==> run X <==
==> flow/design.v <==
`timescale 1ns / 1ps
module clockDivider(input clk, rst, output reg clk_out, output tick);
reg [31:0] count; 
parameter n = 20;
always @ (posedge(clk), posedge(rst)) begin 
if (rst == 1'b1)
count <= 32'b0;
else if (count == n-1)
count <= 32'b0;
else
count <= count + 1;
end
always @ (posedge(clk), posedge(rst)) begin
if (rst == 1'b1)
clk_out <= 1'b0;
else if (count == n-1)
  clk_out <= ~clk_out;
else
 clk_out <= clk_out;
end
assign tick = (count == n-1) & ~clk_out;
endmodule
`timescale 1ns / 1ps
module refreshCounter(
input clk,
input rst,
input en,
output reg[1:0] refreshcounter
    );
    always@(posedge clk, posedge rst)
    if (rst)
    refreshcounter <= 2'd0;
    else if (en)
    refreshcounter <= refreshcounter +1; 
endmodule
`timescale 1ns / 1ps
module anodeControl(
input [1:0] refreshcounter,
output reg [3:0] anode
    );
    always @(refreshcounter)
    begin 
    case(refreshcounter)
    2'b00:
      anode= 4'b1110;
    2'b01:
      anode= 4'b1101;
    2'b10:
      anode= 4'b1011;
    2'b11:
      anode= 4'b0111;
      endcase
      end
endmodule
`timescale 1ns / 1ps
module increment(
input clk,
input rst,
input en,
input button,
output reg [3:0]in 
    );
        reg push_f;
       reg push_sync;
       reg push_sync_f;
       wire push_edge;
       always@(posedge clk, posedge rst) begin
       if (rst) begin
           push_f <= 1'b0;
           push_sync <= 1'b0;
       end else if (en) begin
           push_f <= button;
           push_sync <= push_f;    
       end
       end
       always @(posedge clk, posedge rst) begin
       if (rst) begin
           push_sync_f <= 1'b0;
       end else if (en) begin
           push_sync_f <= push_sync;
           end
       end
       assign push_edge = push_sync & ~push_sync_f;
       always @(posedge clk, posedge rst)
       begin
       if(rst)begin
       in<=0;
       end
       else if (en && push_edge)
       begin
          if (in!=9)
          in<=in+1;
          else
          in<=0;
          end
      end
endmodule
module operations(
input clk,
input en,
input [4:0] operation,
input reset,
input [3:0] dig1, dig2, dig3, dig4,
output reg [13:0] result,
output reg  negative_sign,
output reg dot
    );
    reg [7:0] num1, num2;
    always @(posedge clk) begin
      if (en) begin
        if (reset == 1) begin
            num1 <= 0;
            num2 <= 0;
        end
        else begin
            num1 <= (dig1 * 10) + dig2;
            num2 <= (dig3 * 10) + dig4;
        end
      end
    end
    always @(posedge (clk))
     begin
      if (en) begin
        if (reset == 1) begin
            result <= 16'b0;
             negative_sign <= 0;
             dot<=0;
        end
        else if (operation[0] == 1) begin     
            result <= num1 + num2;
             negative_sign <= 0;
             dot<=1;
        end
        else if (operation[1] == 1) begin     
          if (num1==num2) begin
                      result <= 0;
                      negative_sign <= 0;
                      dot<=1;
                  end
            if (num1>num2) begin
                result <= num1 - num2;
                negative_sign <= 0;
                dot<=1;
            end
            if (num2>num1) begin
                result <= num2 - num1;
                negative_sign <=  1;
                dot<=1;
            end
        end
        else if (operation[2] == 1) begin     
            result <= num1 * num2;
             negative_sign <= 0;
             dot<=1;
        end
        else if (operation[3] == 1) begin     
            result <= (num2 == 0) ? 14'd0 : num1 / num2;
             negative_sign <= 0;
            dot<=1;
        end
         else if (operation[4] == 1) begin     
                   result<= (num1 *100) + num2;
                    negative_sign <= 0;
                   dot<=0;
               end
        else
        begin
        result<= (num1 *100) + num2;
        negative_sign <= 0;
        dot<=0;
        end
      end
   end
endmodule
`timescale 1ns / 1ps
module seperate_results(input clk,
input en,
input [13:0] result,
output reg [3:0] final1, final2, final3, final4
    );
    always @(posedge clk) begin
        if (en) begin
        final1<= (result)%10;
        final2<= (result/10)%10;
        final3<= (result/100)%10;
        final4<= (result/1000)%10;
        end
    end
endmodule
module seven_seg(
input clk,
input rst,
input en,
input [3:0] in,
input dot,
output reg [7:0] out
    );
    always @(posedge(clk)) begin
                  if (en) begin
                    case(in)
                        4'b0000:             
                        out[6:0] <= 7'b0000001;    
                        4'b0001:             
                         out[6:0] <= 7'b1001111;
                        4'b0010:             
                         out[6:0] <= 7'b0010010; 
                        4'b0011:             
                         out[6:0] <= 7'b0000110;
                        4'b0100:             
                         out[6:0] <= 7'b1001100;
                        4'b0101:             
                         out[6:0] <= 7'b0100100;
                        4'b0110:             
                         out[6:0] <= 7'b0100000;
                        4'b0111:             
                         out[6:0] <= 7'b0001111;
                        4'b1000:             
                         out[6:0] <= 7'b0000000;
                        4'b1001:             
                         out[6:0] <= 7'b0000100;
                        4'b1010: 
                         out[6:0] <= 7'b1111110;                        
                        default:
                         out[6:0] <= out[6:0];
                    endcase 
                    out[7] <= dot;
                  end
    end
endmodule
`timescale 1ns / 1ps
module BCDcontrol(
input [7:0] digit1,
input [7:0] digit2,
input [7:0] digit3,
input [7:0] digit4,
input [1:0] refreshcounter,
output reg [7:0] outDigit
    );
    always @(*)
        begin 
        case(refreshcounter)
        2'd0:
          outDigit= digit1;
        2'd1:
          outDigit= digit2;
        2'd2:
          outDigit= digit3;
        2'd3:
          outDigit= digit4;
          endcase
          end
endmodule
module topmodule( input clk,
input rst,
output [3:0] anode,
output [7:0] cathode,
input B1, B2, B3, B4,
input [4:0] operation);
wire refreshclock;
wire refreshtick;
wire [1:0] refreshcounter;
wire [3:0] digit1;
wire [3:0] digit2;
wire [3:0] digit3;
wire [3:0] digit4;
wire [7:0] digit1disp;
wire [7:0] digit2disp;
wire [7:0] digit3disp;
wire [7:0] digit4disp;
wire dot;
wire [3:0] final1, final2, final3, final4; 
wire [13:0] result;     
wire negative_sign;                
clockDivider refreshclockGenerator( .clk(clk),.clk_out(refreshclock),.tick(refreshtick),.rst(rst));
refreshCounter counter(.clk(clk),.rst(rst),.en(refreshtick),.refreshcounter(refreshcounter));
anodeControl anodeControl(.refreshcounter(refreshcounter),.anode(anode));
increment case1(.clk(clk), .en(refreshtick), .rst(rst),.button(B1),.in(digit1));
increment case2(.clk(clk), .en(refreshtick), .rst(rst),.button(B2),.in(digit2));
increment case3(.clk(clk), .en(refreshtick), .rst(rst),.button(B3),.in(digit3));
increment case4(.clk(clk), .en(refreshtick), .rst(rst),.button(B4),.in(digit4));
operations operate(.clk(clk), .en(refreshtick),.operation(operation), .reset(rst), .dig1(digit1), .dig2(digit2), .dig3(digit3),.dig4(digit4), .result(result), .negative_sign(negative_sign),.dot(dot));
seperate_results seperate(.clk(clk), .en(refreshtick), .result(result), .final1(final1), .final2(final2), .final3(final3), .final4(final4));
seven_seg display1(.clk(clk), .en(refreshtick),.in(final1),.dot(1'b1),.rst(rst),.out(digit1disp));
seven_seg display2(.clk(clk), .en(refreshtick),.in(final2),.dot(1'b1),.rst(rst),.out(digit2disp));
seven_seg display3(.clk(clk), .en(refreshtick),.in(final3),.dot(dot),.rst(rst),.out(digit3disp));
seven_seg display4(.clk(clk), .en(refreshtick),.in((negative_sign) ? 4'b1010 : final4),.dot(1'b1),.rst(rst),.out(digit4disp)); 
BCDcontrol control(.digit1(digit1disp), .digit2(digit2disp),.digit3(digit3disp), .digit4(digit4disp),.refreshcounter(refreshcounter),.outDigit(cathode));
endmodule
==> flow/run.sh <==
#!/bin/bash
# the make line also repeats each setting of config.mk as NAME=value (left out here)
make -C /OpenROAD-flow-scripts/flow DESIGN_CONFIG=/design/flow/config.mk WORK_HOME=/design/flow/orfs CLKGATE_MAP_FILE= finish
==> flow/config.mk <==
export PLATFORM = sky130hd
export DESIGN_NAME = topmodule
export DESIGN_NICKNAME = topmodule
export VERILOG_FILES = /design/flow/design.v
export SDC_FILE = /design/flow/constraint.sdc
export NUM_CORES = 4
export LEC_CHECK = 0
export CAP_MARGIN = 40
export CORE_ASPECT_RATIO = 0.84
export CORE_MARGIN = 2
export CORE_UTILIZATION = 72
export CTS_CLUSTER_DIAMETER = 357
export CTS_CLUSTER_SIZE = 13
export PLACE_DENSITY = 0.64
export SETUP_SLACK_MARGIN = -1.28
export SLEW_MARGIN = 20
export TNS_END_PERCENT = 5
==> flow/constraint.sdc <==
create_clock -name core_clock -period 13.0 [get_ports {clk}]
set_input_delay 2.6000 -clock core_clock [delete_from_list [all_inputs] [get_ports {clk}]]
set_output_delay 2.6000 -clock core_clock [all_outputs]
set_load 0.01 [all_outputs]
==> run H (differences from run X) <==
- ABC_AREA: default -> 1
- CAP_MARGIN: 40 -> 20
- CORE_ASPECT_RATIO: 0.84 -> default
- CORE_UTILIZATION: 72 -> 70
- CTS_CLUSTER_DIAMETER: 357 -> default
- CTS_CLUSTER_SIZE: 13 -> default
- MAX_ROUTING_LAYER: default -> met4
- PLACE_DENSITY: 0.64 -> 0.65
- SETUP_SLACK_MARGIN: -1.28 -> default
- TNS_END_PERCENT: 5 -> default
==> flow/constraint.sdc (replaced) <==
create_clock -name core_clock -period 20.0 [get_ports {clk}]
set_input_delay 4.0000 -clock core_clock [delete_from_list [all_inputs] [get_ports {clk}]]
set_output_delay 4.0000 -clock core_clock [all_outputs]
set_load 0.01 [all_outputs]
==> results <==
- Synthesized cell count: run X is smaller than run H (16%).
- Synthesized area: run X is larger than run H (1.1%).
- Run X finished with setup timing left. Run H did not get past global routing (5_1_grt) with ODB-0269.
- Of run X and run H, run H has the higher die area (gap about 1.6%, measured against run H).
